==> flow/design.v (excerpt) <==
module matrix_mul(
    input wire clk,
    input wire reset,
    input wire start,
    input wire [8:0][7:0] matrix_a,
    input wire [8:0][7:0] matrix_b,
    output reg [8:0][15:0] result,
    output reg done
);
Settings: LEC_CHECK=0, CAP_MARGIN=25, CORE_ASPECT_RATIO=1.86, CORE_MARGIN=2, CORE_UTILIZATION=55, CTS_CLUSTER_DIAMETER=376, CTS_CLUSTER_SIZE=80, HOLD_SLACK_MARGIN=-0.07, SLEW_MARGIN=5, TNS_END_PERCENT=15; clock period 10.0 ns.
run.sh (not shown) runs the stock make flow with config.mk's settings and CLKGATE_MAP_FILE=.
Then changed:
CAP_MARGIN = 0   (was 25)
CELL_PAD_IN_SITES_GLOBAL_PLACEMENT = 0   (was not set)
CORE_ASPECT_RATIO = not set   (was 1.86)
CORE_MARGIN = 8   (was 2)
CORE_UTILIZATION = 40   (was 55)
CTS_CLUSTER_DIAMETER = 31   (was 376)
CTS_CLUSTER_SIZE = not set   (was 80)
HOLD_SLACK_MARGIN = not set   (was -0.07)
SETUP_SLACK_MARGIN = 1.51   (was not set)
SLEW_MARGIN = 15   (was 5)
TNS_END_PERCENT = not set   (was 15)
Outcome:
- via count is lower by 1.0%
- die size is higher by 55%
- setup slack loses 0.064 ns
- first-iteration DRC count is lower by 4.8%
- final area is higher by 0.44%
- utilization is lower by 20 points
- clock-buffer cell count is lower by 3
- global-route usage is lower by 7.4 points
- wire length is higher by 13%
- cell count is higher by 8.2%

The RTL this note starts from:
==> flow/design.v <==
module matrix_mul(
    input wire clk,
    input wire reset,
    input wire start,
    input wire [8:0][7:0] matrix_a,
    input wire [8:0][7:0] matrix_b,
    output reg [8:0][15:0] result,
    output reg done
);
reg [3:0] state;
reg [3:0] i, j, k;
reg [15:0] sum;
localparam IDLE = 4'd0, MULTIPLY = 4'd1, DONE = 4'd2;
always @(posedge clk or posedge reset) begin
    if (reset) begin
        state <= IDLE;
        done <= 0;
        i <= 0;
        j <= 0;
        k <= 0;
        sum <= 0;
    end else begin
        case (state)
            IDLE: begin
                if (start) begin
                    state <= MULTIPLY;
                    i <= 0;
                    j <= 0;
                    k <= 0;
                    sum <= 0;
                    done <= 0;
                end
            end
            MULTIPLY: begin
                if (k == 3) begin
                    result[i*3 + j] <= sum;
                    sum <= 0;
                    k <= 0;
                    if (j == 2) begin
                        j <= 0;
                        if (i == 2) begin
                            state <= DONE;
                        end else begin
                            i <= i + 1;
                        end
                    end else begin
                        j <= j + 1;
                    end
                end else begin
                    sum <= sum + matrix_a[i*3 + k] * matrix_b[k*3 + j];
                    k <= k + 1;
                end
            end
            DONE: begin
                done <= 1;
                state <= IDLE;
            end
        endcase
    end
end
endmodule
clock: 5.76 ns
lec_check: 0
abc_area: 1
cap_margin: 25
cell_pad_in_sites_detail_placement: 2
cell_pad_in_sites_global_placement: 1
core_aspect_ratio: 0.5
core_margin: 8
core_utilization: 20
gpl_routability_driven: 0
gpl_timing_driven: 0
hold_slack_margin: 0.17
max_routing_layer: met5
min_routing_layer: met2
place_density_lb_addon: 0.28
setup_slack_margin: 0.48
slew_margin: 10
tns_end_percent: 70
The first run produced a layout that fails on setup timing.
==> next run, changes <==
==> flow/config.mk (replaced) <==
export PLATFORM = sky130hd
export DESIGN_NAME = matrix_mul
export DESIGN_NICKNAME = matrix_mul
export VERILOG_FILES = /design/flow/design.v
export SDC_FILE = /design/flow/constraint.sdc
export NUM_CORES = 4
export LEC_CHECK = 0
export CAP_MARGIN = 20
export CELL_PAD_IN_SITES_GLOBAL_PLACEMENT = 0
export CORE_ASPECT_RATIO = 0.5
export CORE_MARGIN = 2
export CORE_UTILIZATION = 32
export GPL_TIMING_DRIVEN = 0
export MAX_ROUTING_LAYER = met5
export PLACE_DENSITY = 0.41
export SETUP_SLACK_MARGIN = 1.09
export SLEW_MARGIN = 20
==> flow/constraint.sdc (replaced) <==
create_clock -name core_clock -period 4.44 [get_ports {clk}]
set_input_delay 0.8880 -clock core_clock [delete_from_list [all_inputs] [get_ports {clk}]]
set_output_delay 0.8880 -clock core_clock [all_outputs]
set_load 0.01 [all_outputs]
=>
- The changed run finished but fails on setup timing
- fmax drops by 4.6%
- final cell count is lower by 31%
- global-route usage drops by 5.2 points
- die size fell by about 45%
- flip-flop count stays the same
- first-iteration DRC count decreases by about 75%
==> next run, changes <==
--- a/flow/config.mk
+++ b/flow/config.mk
@@ -9,9 +9,11 @@
 export CELL_PAD_IN_SITES_GLOBAL_PLACEMENT = 0
-export CORE_ASPECT_RATIO = 0.5
+export CORE_ASPECT_RATIO = 1.98
 export CORE_MARGIN = 2
-export CORE_UTILIZATION = 32
-export GPL_TIMING_DRIVEN = 0
+export CORE_UTILIZATION = 58
+export CTS_CLUSTER_DIAMETER = 336
+export CTS_CLUSTER_SIZE = 71
+export GPL_TIMING_DRIVEN = 1
 export MAX_ROUTING_LAYER = met5
 export PLACE_DENSITY = 0.41
-export SETUP_SLACK_MARGIN = 1.09
 export SLEW_MARGIN = 20
+export TNS_END_PERCENT = 5
The changed run completed, yet does not pass: setup timing. Design area shrinks by a few percent. Clock skew barely changes. Global-route usage grows by 13 points. Die size decreases by well over a third. Flip-flop count stays the same. Wire length drops by a few percent. Count of clock-buffer cells in the layout does not change. Setup slack gets better by 120 ps. Cell count falls by roughly a tenth. Via count increases by a little under a tenth.
==> next run, changes <==
--- a/flow/config.mk
+++ b/flow/config.mk
@@ -7,7 +7,8 @@
 export LEC_CHECK = 0
+export ABC_AREA = 1
 export CAP_MARGIN = 20
 export CELL_PAD_IN_SITES_GLOBAL_PLACEMENT = 0
-export CORE_ASPECT_RATIO = 1.98
+export CORE_ASPECT_RATIO = 0.5
 export CORE_MARGIN = 2
-export CORE_UTILIZATION = 58
+export CORE_UTILIZATION = 48
 export CTS_CLUSTER_DIAMETER = 336
@@ -17,2 +18,3 @@
 export PLACE_DENSITY = 0.41
+export SETUP_SLACK_MARGIN = 1.21
 export SLEW_MARGIN = 20
Outcome: The changed run reached the layout checks and failed them: setup timing. Setup slack gets better by 610 ps. Synthesized cell count is higher by 51%. Final area is higher by 6.1%. Non-clock buffer count is higher by 5. Area after synthesis is higher by 4.4%. Die area is higher by 25%. Sequential share of layout area is lower by 1.7 points. Flip-flop count does not change. Global-route usage is lower by 1.3 points. Wire length is higher by 19%.
==> next run, changes <==
==> flow/config.mk (replaced) <==
export PLATFORM = sky130hd
export DESIGN_NAME = matrix_mul
export DESIGN_NICKNAME = matrix_mul
export VERILOG_FILES = /design/flow/design.v
export SDC_FILE = /design/flow/constraint.sdc
export NUM_CORES = 4
export LEC_CHECK = 0
export CAP_MARGIN = 20
export CELL_PAD_IN_SITES_GLOBAL_PLACEMENT = 0
export CORE_ASPECT_RATIO = 0.86
export CORE_MARGIN = 2
export CORE_UTILIZATION = 61
export GPL_TIMING_DRIVEN = 1
export MAX_ROUTING_LAYER = met4
export SLEW_MARGIN = 20
export TNS_END_PERCENT = 5
==> flow/constraint.sdc (replaced) <==
create_clock -name core_clock -period 4.67 [get_ports {clk}]
set_input_delay 0.9340 -clock core_clock [delete_from_list [all_inputs] [get_ports {clk}]]
set_output_delay 0.9340 -clock core_clock [all_outputs]
set_load 0.01 [all_outputs]
The new run finished but fails on setup timing. Worst setup slack got worse by 670 ps. Via count is lower by 16%. Maximum frequency is lower by 13%. Die size is lower by 24%. Area after synthesis is lower by 4.2%. Sequential share of layout area is higher by 1.8 points. Critical path depth is lower by 3. Non-clock buffer count is lower by 10. Routed wire length is lower by about 5%.
==> next run, changes <==
--- a/flow/config.mk
+++ b/flow/config.mk
@@ -9,7 +9,9 @@
 export CELL_PAD_IN_SITES_GLOBAL_PLACEMENT = 0
-export CORE_ASPECT_RATIO = 0.86
+export CORE_ASPECT_RATIO = 0.5
 export CORE_MARGIN = 2
-export CORE_UTILIZATION = 61
+export CORE_UTILIZATION = 58
 export GPL_TIMING_DRIVEN = 1
-export MAX_ROUTING_LAYER = met4
+export MAX_ROUTING_LAYER = met5
+export PLACE_DENSITY = 0.41
+export SETUP_SLACK_MARGIN = -0.34
 export SLEW_MARGIN = 20
==> flow/constraint.sdc (replaced) <==
create_clock -name core_clock -period 4.44 [get_ports {clk}]
set_input_delay 0.8880 -clock core_clock [delete_from_list [all_inputs] [get_ports {clk}]]
set_output_delay 0.8880 -clock core_clock [all_outputs]
set_load 0.01 [all_outputs]
Outcome:
- The new run finished with setup timing left
- count of clock-buffer cells in the layout goes up by 2
- global-route usage came out lower by 0.16 points
- routed wire length rises by about 6%
- cell count is higher by 0.96%
- area after synthesis is unchanged
- worst hold slack hardly moves
- final area goes up by 0.66%

// matrix_mul: RTL as listed in full above, without the edits since
make LEC_CHECK=0 CAP_MARGIN=10 CELL_PAD_IN_SITES_GLOBAL_PLACEMENT=0 CORE_MARGIN=8 CORE_UTILIZATION=71 CTS_CLUSTER_DIAMETER=31 SETUP_SLACK_MARGIN=1.51 SLEW_MARGIN=15 TNS_END_PERCENT=65 finish   # period 10.0 ns
Edit:
CAP_MARGIN = 5   (was 10)
CELL_PAD_IN_SITES_DETAIL_PLACEMENT = 2   (was unset)
CORE_ASPECT_RATIO = 1.14   (was unset)
CTS_CLUSTER_DIAMETER = 163   (was 31)
CTS_CLUSTER_SIZE = 87   (was unset)
This time the run died in detailed placement (3_5_place_dp).
Die size is about the same.
Area after synthesis does not change.
Synthesized cell count is unchanged.
Edit:
CAP_MARGIN = 25   (was 5)
CELL_PAD_IN_SITES_DETAIL_PLACEMENT = unset   (was 2)
CELL_PAD_IN_SITES_GLOBAL_PLACEMENT = unset   (was 0)
CORE_ASPECT_RATIO = 0.51   (was 1.14)
CORE_MARGIN = 2   (was 8)
CORE_UTILIZATION = 55   (was 71)
CTS_CLUSTER_DIAMETER = 376   (was 163)
CTS_CLUSTER_SIZE = 98   (was 87)
HOLD_SLACK_MARGIN = -0.07   (was unset)
SETUP_SLACK_MARGIN = unset   (was 1.51)
SLEW_MARGIN = 5   (was 15)
TNS_END_PERCENT = 15   (was 65)
After rerunning: Now the flow produced a clean layout; synthesized cell count is unchanged; die area rose by a little under a tenth; synthesized area does not change.
Edit:
CAP_MARGIN = 20   (was 25)
CORE_ASPECT_RATIO = unset   (was 0.51)
CORE_UTILIZATION = 59   (was 55)
CTS_CLUSTER_DIAMETER = unset   (was 376)
CTS_CLUSTER_SIZE = unset   (was 98)
HOLD_SLACK_MARGIN = unset   (was -0.07)
SLEW_MARGIN = 20   (was 5)
TNS_END_PERCENT = unset   (was 15)
clock period = 4.39 ns   (was 10.0 ns; I/O delays follow)
The new run produced a layout that fails on setup timing.
Flip-flop count stays the same.
Synthesized area does not change.
Die area came out lower by a few percent.
Final cell count goes up by a little under a tenth.
Worst hold slack improved by 0.012 ns.
Worst setup slack loses 4.3 ns.
Routed wire length rises by about a fifth.

## build 49
// matrix_mul: RTL as listed in full above, without the edits since
clock: 10.0 ns
lec_check: 0
cap_margin: 20
cell_pad_in_sites_global_placement: 2
core_margin: 8
core_utilization: 40
cts_cluster_diameter: 31
setup_slack_margin: 2.41
slew_margin: 15
Inputs modified between build 49 and build 31:
Settings: clearing CTS_CLUSTER_DIAMETER, which used to be 31; clearing SETUP_SLACK_MARGIN, which used to be 2.41; putting TNS_END_PERCENT at 60 where nothing was set; putting PLACE_DENSITY at 0.6 where nothing was set; clearing CELL_PAD_IN_SITES_GLOBAL_PLACEMENT, which used to be 2; putting HOLD_SLACK_MARGIN at 0.03 where nothing was set; swapping 8 for 2 in CORE_MARGIN; swapping 15 for 20 in SLEW_MARGIN.
--- outcome ---
Where worst hold margin is concerned, build 49 is better than build 31. Going from build 49 to build 31, post-route worst setup slack went down 0.46 ns; total number of vias climbed about 0.44%. Comparing build 49 and build 31, largest incremental delay on the critical path is higher on build 31. Changes observed in build 31 relative to build 49: routed wire length per instance fell by 7.7%; portion of the layout cell area used by non-clock buffers fell by 0.18 points.
The following lists how build 58 was set up differently from build 31:
Settings: SLEW_MARGIN now 5, was 20; TNS_END_PERCENT now 15, was 60; CORE_ASPECT_RATIO now 0.5, previously not set; CAP_MARGIN now 25, was 20; CTS_CLUSTER_DIAMETER now 376, previously not set; CORE_UTILIZATION now 55, was 40; PLACE_DENSITY now 0.4, was 0.6; CTS_CLUSTER_SIZE now 80, previously not set; SETUP_SLACK_MARGIN now 1.97, previously not set; HOLD_SLACK_MARGIN now -0.07, was 0.03.
==> results <==
Changes observed in build 58 relative to build 31: synthesis-to-finish area growth -0.38 points; via count +227; aggregate global routing overflow ~0 delta.
The inputs of build 14 differ from those of build 58 as listed below.
Settings: ABC_AREA newly set to 1; CORE_ASPECT_RATIO changed from 0.5 to 0.51; PLACE_DENSITY removed (was 0.4); CAP_MARGIN changed from 25 to 0; SETUP_SLACK_MARGIN removed (was 1.97); CTS_CLUSTER_SIZE changed from 80 to 90.
Findings:
Cell count after synthesis, build 14 and build 58: lower on build 58
Lower period utilization was reported by build 58, not build 14.
Build 14: PASS, flow complete, no timing, DRC or antenna violations
Measured against each other, build 14 and build 58 differ in final weighted congestion in routability-driven placement, the lower figure coming from build 58.

== exp/sierra ==
RTL: the design.v shown in full above, as it stands there.
make LEC_CHECK=0 CAP_MARGIN=20 CORE_MARGIN=2 CORE_UTILIZATION=68 CTS_CLUSTER_DIAMETER=180 CTS_CLUSTER_SIZE=37 PLACE_DENSITY=0.6 SLEW_MARGIN=20 TNS_END_PERCENT=5 finish   # period 6.76 ns
Layout checks on exp/sierra: not met. Flow itself completed; violations: setup timing.
For exp/cedar, these inputs were changed with respect to exp/sierra:
- swapping 68 for 57 in CORE_UTILIZATION
- swapping 37 for 98 in CTS_CLUSTER_SIZE
- clearing TNS_END_PERCENT, which used to be 5
- swapping 180 for 241 in CTS_CLUSTER_DIAMETER
- swapping 6.76 for 4.39 in the clock period (ns, I/O delays scaled along)
Notes after the runs:
STATUS run=exp/cedar STAGES=ALL_DONE FINAL_CHECKS=FAILED CAUSE=setup timing
Vias: exp/cedar below exp/sierra
Relative to exp/sierra, maximum frequency has increased by 18 MHz in exp/cedar.
exp/cedar packs its core looser than exp/sierra.
Summary of exp/cedar over exp/sierra: total die area moved up, count of buffers added by post-CTS timing repair for setup went up 13, summed area of non-filler cells in the final layout climbed about 7%, area added between synthesis and finish +9.9 points, number of cell rows higher.
The following lists how exp/yarrow was set up differently from exp/cedar:
- CORE_UTILIZATION now 60, was 57
- CTS_CLUSTER_DIAMETER no longer set, was 241
- CTS_CLUSTER_SIZE no longer set, was 98
- the clock period (ns, I/O delays scaled along) now 5.71, was 4.39
[summary]
exp/yarrow ended up with a higher final worst setup slack than exp/cedar did. Every stage of exp/yarrow finished as expected; the final checks, on the other hand, flagged setup timing, which means the layout fails. Delta (exp/yarrow minus exp/cedar): non-clock buffer contribution to total cell area shows a reduction of 1.9 points, first-pass GRT wire length picked up an extra 0.70%, clock period minus worst slack went up. Cell area after layout: exp/yarrow and exp/cedar compared, lower one is exp/yarrow. exp/yarrow vs exp/cedar: highest clock frequency the design can meet down. Going from exp/cedar to exp/yarrow, ratio of final minimum period to clock period shrinks by 35 points.

Setup of run A:
Starts from the design.v that is shown in full above.
make LEC_CHECK=0 ABC_AREA=1 CAP_MARGIN=25 CELL_PAD_IN_SITES_DETAIL_PLACEMENT=2 CELL_PAD_IN_SITES_GLOBAL_PLACEMENT=1 CORE_ASPECT_RATIO=0.5 CORE_MARGIN=8 CORE_UTILIZATION=20 CTS_CLUSTER_SIZE=51 GPL_ROUTABILITY_DRIVEN=0 GPL_TIMING_DRIVEN=0 HOLD_SLACK_MARGIN=0.17 MAX_ROUTING_LAYER=met5 MIN_ROUTING_LAYER=met1 PLACE_DENSITY_LB_ADDON=0.28 SLEW_MARGIN=10 TNS_END_PERCENT=70 finish   # period 5.76 ns
Ran to the end and failed final checks on negative setup slack: run A.
Input-level comparison between run B and run A:
- CORE_MARGIN: 8 -> 2
- HOLD_SLACK_MARGIN: 0.17 -> unset
- CORE_UTILIZATION: 20 -> 37
- MAX_ROUTING_LAYER: met5 -> unset
- GPL_ROUTABILITY_DRIVEN: 0 -> unset
- CAP_MARGIN: 25 -> 20
- MIN_ROUTING_LAYER: met1 -> unset
- SLEW_MARGIN: 10 -> 20
- PLACE_DENSITY: unset -> 0.6
- PLACE_DENSITY_LB_ADDON: 0.28 -> unset
- CELL_PAD_IN_SITES_GLOBAL_PLACEMENT: 1 -> unset
- ABC_AREA: 1 -> unset
- CORE_ASPECT_RATIO: 0.5 -> unset
- CELL_PAD_IN_SITES_DETAIL_PLACEMENT: 2 -> unset
- GPL_TIMING_DRIVEN: 0 -> unset
- TNS_END_PERCENT: 70 -> unset
- CTS_CLUSTER_SIZE: 51 -> unset
- the clock period (ns, I/O delays scaled along): 5.76 -> 7.91
[summary]
- Run B did not stop at any stage, and its layout met the timing, DRC and antenna checks.
- Summary of run B over run A: net count entering floorplan decreased about 30%; core box area decreased 0.030 mm^2; total wire length decreased about 45%; proportion of cell area occupied by registers increased 4.8 points.
- Relative to run A, the length of routed met2 wiring measured on run B has decreased by more than a quarter.
- Launching element of the worst setup path = i[0]: run A; launching element of the worst setup path = k[1]: run B
diff inputs: run B => run C
- CORE_UTILIZATION changed from 37 to 40
==> results <==
Run B → run C: number of cells in the finished layout apart from fillers went down by 54; synthesized cell count was more or less identical.
Clock skew in run C is 0.0042 ns higher than in run B
In run C relative to run B, mean routed wirelength per cell had gone up by a few percent.
